Setup of job 8462:
==> flow/design.v <==
module ALU(in1,
				in2, 
				op, 
				result);
	output reg [31:0] result;
	input [31:0] in1, in2;
	input [3:0] op;  
	always @(*) begin
		case(op)
			4'b0001 : begin  
				result = in1 & in2;
			end
			4'b0010 : begin  
				result = in1 | in2;
			end
			4'b0011 : begin  
				result = in1 ^ in2;
			end
			4'b0100 : begin  
				result = in1 + in2;
			end
			4'b0101 : begin 
				result = in1 - in2;
			end
			4'b0110 : begin  
				result = in1 >> in2[4:0];
			end
			4'b0111 : begin  
				result = in1 << in2[4:0];
			end
			4'b1000 : begin  
				result = $signed(in1) >>> in2[4:0];
			end
			4'b1001 : begin  
				result = in1 <<< in2[4:0];
			end
			4'b1010 : begin  
				result = in1 + in2;
			end
			4'b1011 : begin  
				result = {31'b0, $signed(in1) < $signed(in2)};
			end
			4'b1100 : begin  
				result = {31'b0, in1 < in2};
			end
			default : begin 
				result = 32'b0;
			end
		endcase
	end
endmodule
module BCompare(input [31:0] op1, input [31:0] op2, input BrUn, output reg BEQ, output reg BLT);
	always@(*)begin
		BEQ = 1'b0;
		BLT = 1'b0;
		if(~BrUn)begin 
			if(op1 == op2) begin
				BEQ = 1'b1;
			end
			if($signed(op1) < $signed(op2)) begin
				BLT = 1'b1;
			end
		end
		else begin
			if({1'b0, op1} == {1'b0, op2}) begin
				BEQ = 1'b1;
			end
			if({1'b0,op1} < {1'b0, op2}) begin
				BLT = 1'b1;
			end
		end
	end
endmodule
module ControlUnit(IWord, PCSelect, RegWEn, ImmSel, BrUn, BEQ, BLT, BSel, ASel, ALUOP, WBSel, MemRW);
input [31:0] IWord;
input BEQ, BLT;
output reg PCSelect, RegWEn, ImmSel, BSel, ASel, WBSel, MemRW, BrUn;
output reg [3:0] ALUOP;
always@(*) begin
	PCSelect = 1'b0;
	RegWEn = 1'b0;
	ImmSel = 1'b0;
	BSel = 1'b0;
	ASel = 1'b0;
	MemRW = 1'b0;
	WBSel = 1'b1;
	BrUn = 1'b0;
	ALUOP = 4'h4;
	case(IWord[6:0])
		7'b0110011: begin  
			PCSelect = 1'b0;
			RegWEn = 1'b1;
			ImmSel = 1'b0;
			BSel = 1'b0;
			ASel = 1'b0;
			MemRW = 1'b0;
			WBSel = 1'b1;
			BrUn = 1'b0;
			case(IWord[14:12])
				3'h0 : begin
					case(IWord[30])
						 1'b0 : begin  
							ALUOP = 4'h4;
						 end
						 1'b1 : begin  
							ALUOP = 4'h5;
						end
					endcase
				end
				3'h1 : begin  
					ALUOP = 4'h7;
				end
				3'h2 : begin  
					ALUOP = 4'hb;
				end
				3'h3 : begin  
					ALUOP = 4'hc;
				end
				3'h4 : begin  
					ALUOP = 4'h3;
				end
				3'h5 : begin 
					case(IWord[30]) 
						1'b1: begin  
							ALUOP = 4'h8;
						end
						1'b0:begin  
							ALUOP = 4'h6;
						end
					endcase
				end
				3'h6 : begin  
					ALUOP = 4'h2;
				end
				3'h7 : begin  
					ALUOP = 4'h1;
				end
			endcase
		end
		7'b0010011 : begin  
			PCSelect = 1'b0;
			RegWEn = 1'b1;
			ImmSel = 1'b1;
			BSel = 1'b1;
			ASel = 1'b0;
			MemRW = 1'b0;
			WBSel = 1'b1;
			BrUn = 1'b0;
			case(IWord[14:12])
					3'h0 : begin  
							ALUOP = 4'h4;
					end
					3'h1 : begin  
						ALUOP = 4'h7;
					end
					3'h2 : begin  
						ALUOP = 4'hb;
					end
					3'h3 : begin  
						ALUOP = 4'hc;
					end
					3'h4 : begin  
						ALUOP = 4'h3;
					end
					3'h5 : begin 
						case(IWord[30])
							1'b0 : begin
								ALUOP = 4'h6;
							end
							1'b1 : begin
								ALUOP = 4'h8;
							end
						endcase
					end
					3'h6 : begin  
						ALUOP = 4'h2;
					end
					3'h7 : begin  
						ALUOP = 4'h1;
					end
			endcase
		end
		7'b0000011 : begin  
			PCSelect = 1'b0;
			RegWEn = 1'b1;
			ImmSel = 1'b1;
			BSel = 1'b1;
			ASel = 1'b0;
			ALUOP = 4'h4;
			MemRW = 1'b0;
			WBSel = 1'b0;
			BrUn = 1'b0;
		end
		7'b0100011 : begin  
			PCSelect = 1'b0;
			RegWEn = 1'b0;
			ImmSel = 1'b1;
			BSel = 1'b1;
			ASel = 1'b0;
			ALUOP = 4'h4;
			MemRW = 1'b1;
			WBSel = 1'b1;
		end
		7'b1100011 : begin  
			RegWEn = 1'b0;
			ImmSel = 1'b1;
			case(IWord[14:12]) 
				3'h0 : begin
					BrUn = 1'b0;
					PCSelect = BEQ;
				end
				3'h1 : begin
					BrUn = 1'b0;
					PCSelect = ~BEQ;
				end
				3'h4 : begin
					BrUn = 1'b0;
					PCSelect = BLT;
				end
				3'h5 : begin
					BrUn = 1'b0;
					PCSelect = BEQ | ~BLT;
				end
				3'h6 : begin
					BrUn = 1'b1;
					PCSelect = BLT;
				end
				3'h7 : begin
					BrUn = 1'b1;
					PCSelect = BEQ | ~BLT;
				end
				default:
				;
			endcase
			BSel = 1'b1;
			ASel = 1'b1;
			ALUOP = 4'h4;
			MemRW = 1'b0;
			WBSel = 1'b1;
		end
		default:
		;
	endcase
end
endmodule
module ImmExtend(input [12:0] imm, output reg [31:0] extend);
	always @(*) begin
		extend = {{19{imm[12]}}, imm};
	end
endmodule
module PC(input PCSel, input [31:0] branchVal, input clk, input reset, output reg [31:0] PCVal);
	always @(posedge clk) begin
		if(reset) begin
			PCVal <= 32'b0;
		end
		else if(PCSel) begin
			PCVal <= branchVal;
		end
		else begin
			PCVal <= PCVal + 3'b100;
		end
	end
endmodule
module RegFile(rs1, rs2, rd, din, out1, out2, clk, reset, enable, rw);
reg [31:0] steve [31:0];
integer i;
input [4:0] rd, rs1, rs2;
input clk, reset, enable, rw;
input [31:0] din;
output reg [31:0] out1, out2;
	always @(posedge clk) begin
		if (enable) begin
			if(reset) begin
				for( i = 0; i <= 31; i = i + 1 ) begin 
					steve[i] <= 32'b0;	
				end
			end
			else if(rw && rd != 5'd0) begin
				steve[rd] <= din; 
			end
		end
	end
	always @(*) begin
		out1 = 32'b0;
		out2 = 32'b0;
		if(enable) begin
			out1 = (rs1 == 5'd0) ? 32'b0 : steve[rs1];
			out2 = (rs2 == 5'd0) ? 32'b0 : steve[rs2];
		end
	end
endmodule
module Datapath(input clk,
					input reset,
					output [31:0] imem_addr,
					input [31:0] imem_rdata,
					output [31:0] dmem_addr,
					output [31:0] dmem_wdata,
					output dmem_we,
					input [31:0] dmem_rdata,
					output wb_valid,
					output [4:0] wb_rd,
					output [31:0] wb_data);
reg [31:0] WB;
wire PCSelect, RegWEn, ImmSel, BrUn, BEQ, BLT, BSel, ASel, WBSel, MemRW;
wire [3:0] ALUOP;
wire [31:0] longImm, IWord, data1Val, data2Val, result, PCVal, DmemOut;
reg [31:0] alu1, alu2;
reg [12:0] imm;
reg [4:0] rs1, rs2, rd;
assign IWord = imem_rdata;
assign imem_addr = PCVal;
RegFile regs(IWord[19:15], IWord[24:20], IWord[11:7], WB, data1Val, data2Val, clk, reset, 1'b1 , RegWEn);
BCompare compare(data1Val, data2Val, BrUn, BEQ, BLT);
ControlUnit cu(IWord, PCSelect, RegWEn, ImmSel, BrUn, BEQ, BLT, BSel, ASel, ALUOP, WBSel, MemRW);
PC pc(PCSelect, WB, clk, reset, PCVal);
ImmExtend longBoi(imm, longImm);
ALU alu(alu1, alu2, ALUOP, result);
assign dmem_addr = result;
assign dmem_wdata = data2Val;
assign dmem_we = MemRW & ~reset;
assign DmemOut = dmem_rdata;
assign wb_valid = RegWEn & (rd != 5'd0) & ~reset;
assign wb_rd = rd;
assign wb_data = WB;
	always@(*) begin
		if(ASel) begin
			alu1 = PCVal;
		end
		else begin
			alu1 = data1Val;
		end
		if(BSel) begin
			alu2 = longImm;
		end
		else begin
			alu2 = data2Val;
		end
		if(WBSel) begin
			WB = result;
		end
		else begin
			WB = DmemOut;
		end
		if(IWord[6:0] == 7'b1100011)begin  
			imm = {IWord[31], IWord[7], IWord[30:25], IWord[11:8], 1'b0};
		end
		else if(IWord[6:0] == 7'b0100011)begin  
			imm = {IWord[31], IWord[31:25], IWord[11:7]};
		end
		else begin
			imm = {IWord[31], IWord[31:20]};
		end
		rs1 = IWord[19:15];
		rs2 = IWord[24:20];
		rd = IWord[11:7];
	end
endmodule
Settings: LEC_CHECK=0, CAP_MARGIN=20, CORE_MARGIN=2, CORE_UTILIZATION=57, SETUP_SLACK_MARGIN=2.06, SLEW_MARGIN=20; clock period 8.21 ns.
run.sh (not shown) runs the stock make flow with config.mk's settings and CLKGATE_MAP_FILE=.
Job 8462 finished all stages; layout check result: FAIL, due to negative setup slack.
The following lists how job 926 was set up differently from job 8462:
--- a/flow/config.mk
+++ b/flow/config.mk
@@ -8,5 +8,11 @@
 export CAP_MARGIN = 20
-export CORE_MARGIN = 2
-export CORE_UTILIZATION = 57
-export SETUP_SLACK_MARGIN = 2.06
+export CORE_ASPECT_RATIO = 0.84
+export CORE_MARGIN = 3
+export CORE_UTILIZATION = 56
+export CTS_CLUSTER_DIAMETER = 51
+export GPL_TIMING_DRIVEN = 1
+export HOLD_SLACK_MARGIN = -0.0
+export MAX_ROUTING_LAYER = met4
+export PLACE_DENSITY = 0.61
 export SLEW_MARGIN = 20
+export TNS_END_PERCENT = 35
==> flow/constraint.sdc <==
create_clock -name core_clock -period 7.7 [get_ports {clk}]
set_input_delay 1.5400 -clock core_clock [delete_from_list [all_inputs] [get_ports {clk}]]
set_output_delay 1.5400 -clock core_clock [all_outputs]
set_load 0.01 [all_outputs]
[summary]
Core utilization: job 926 lower than job 8462
Job 926 vs. job 8462: fraction of area in clock buffers and inverters went up by 0.26 points.
Re first-iteration DRC count: job 8462 and job 926 aren't equal, and the lower value belongs to job 8462.
Global routing met3 resource utilization was higher in job 8462 than in job 926.
Delta (job 926 minus job 8462): cell-internal power shows an increase of about 3.7%, via count shows a reduction of 650, worst-case setup margin in the final layout shows a reduction of 560 ps, buffer count excluding the clock tree in the final layout shows a reduction of 3.8%.
Job 926: met3 wire length lower than job 8462
In the final reports, the cell area of job 926 is smaller than that of job 8462.
Job 926 finished every stage; the final checks, however, were not passed, the failures being negative setup slack.
The inputs of job 5871 differ from those of job 926 as listed below.
==> flow/config.mk <==
export PLATFORM = sky130hd
export DESIGN_NAME = Datapath
export DESIGN_NICKNAME = Datapath
export VERILOG_FILES = /design/flow/design.v
export SDC_FILE = /design/flow/constraint.sdc
export NUM_CORES = 4
export LEC_CHECK = 0
export CAP_MARGIN = 20
export CORE_MARGIN = 2
export CORE_UTILIZATION = 66
export PLACE_DENSITY = 0.6
export SLEW_MARGIN = 20
==> flow/constraint.sdc <==
create_clock -name core_clock -period 7.24 [get_ports {clk}]
set_input_delay 1.4480 -clock core_clock [delete_from_list [all_inputs] [get_ports {clk}]]
set_output_delay 1.4480 -clock core_clock [all_outputs]
set_load 0.01 [all_outputs]
### Flow results
- Of job 5871 and job 926, only job 5871 never reached the final stage.
- Job 5871 failed in global routing with GRT-0116.
- Job 926 → job 5871: y dimension of the die level; post-cts repair resize count +about 36%.
- Comparing job 926 against job 5871, there is no change at all in sequential-to-total area share from yosys stat.
- Compared with job 926, job 5871 improves placeable core region.
- Setup slack after placement: job 5871 < job 926
- For the placed wire-length estimate after detailed placement, job 5871 came in about 1.6% lower than job 926 did.
- Cell total after placement (job 5871 vs. job 926) decreases slightly
- Looking at area enclosed by the die boundary across both flows, job 5871 is the stronger of the two, with job 926 trailing.
- Job 926 -> job 5871: post-CTS repair timing setup buffer count increased by more than a quarter
- | number of buffers created by CTS | job 5871 vs job 926 | 2 lower |
Power is estimated from default activity; no workload was simulated.
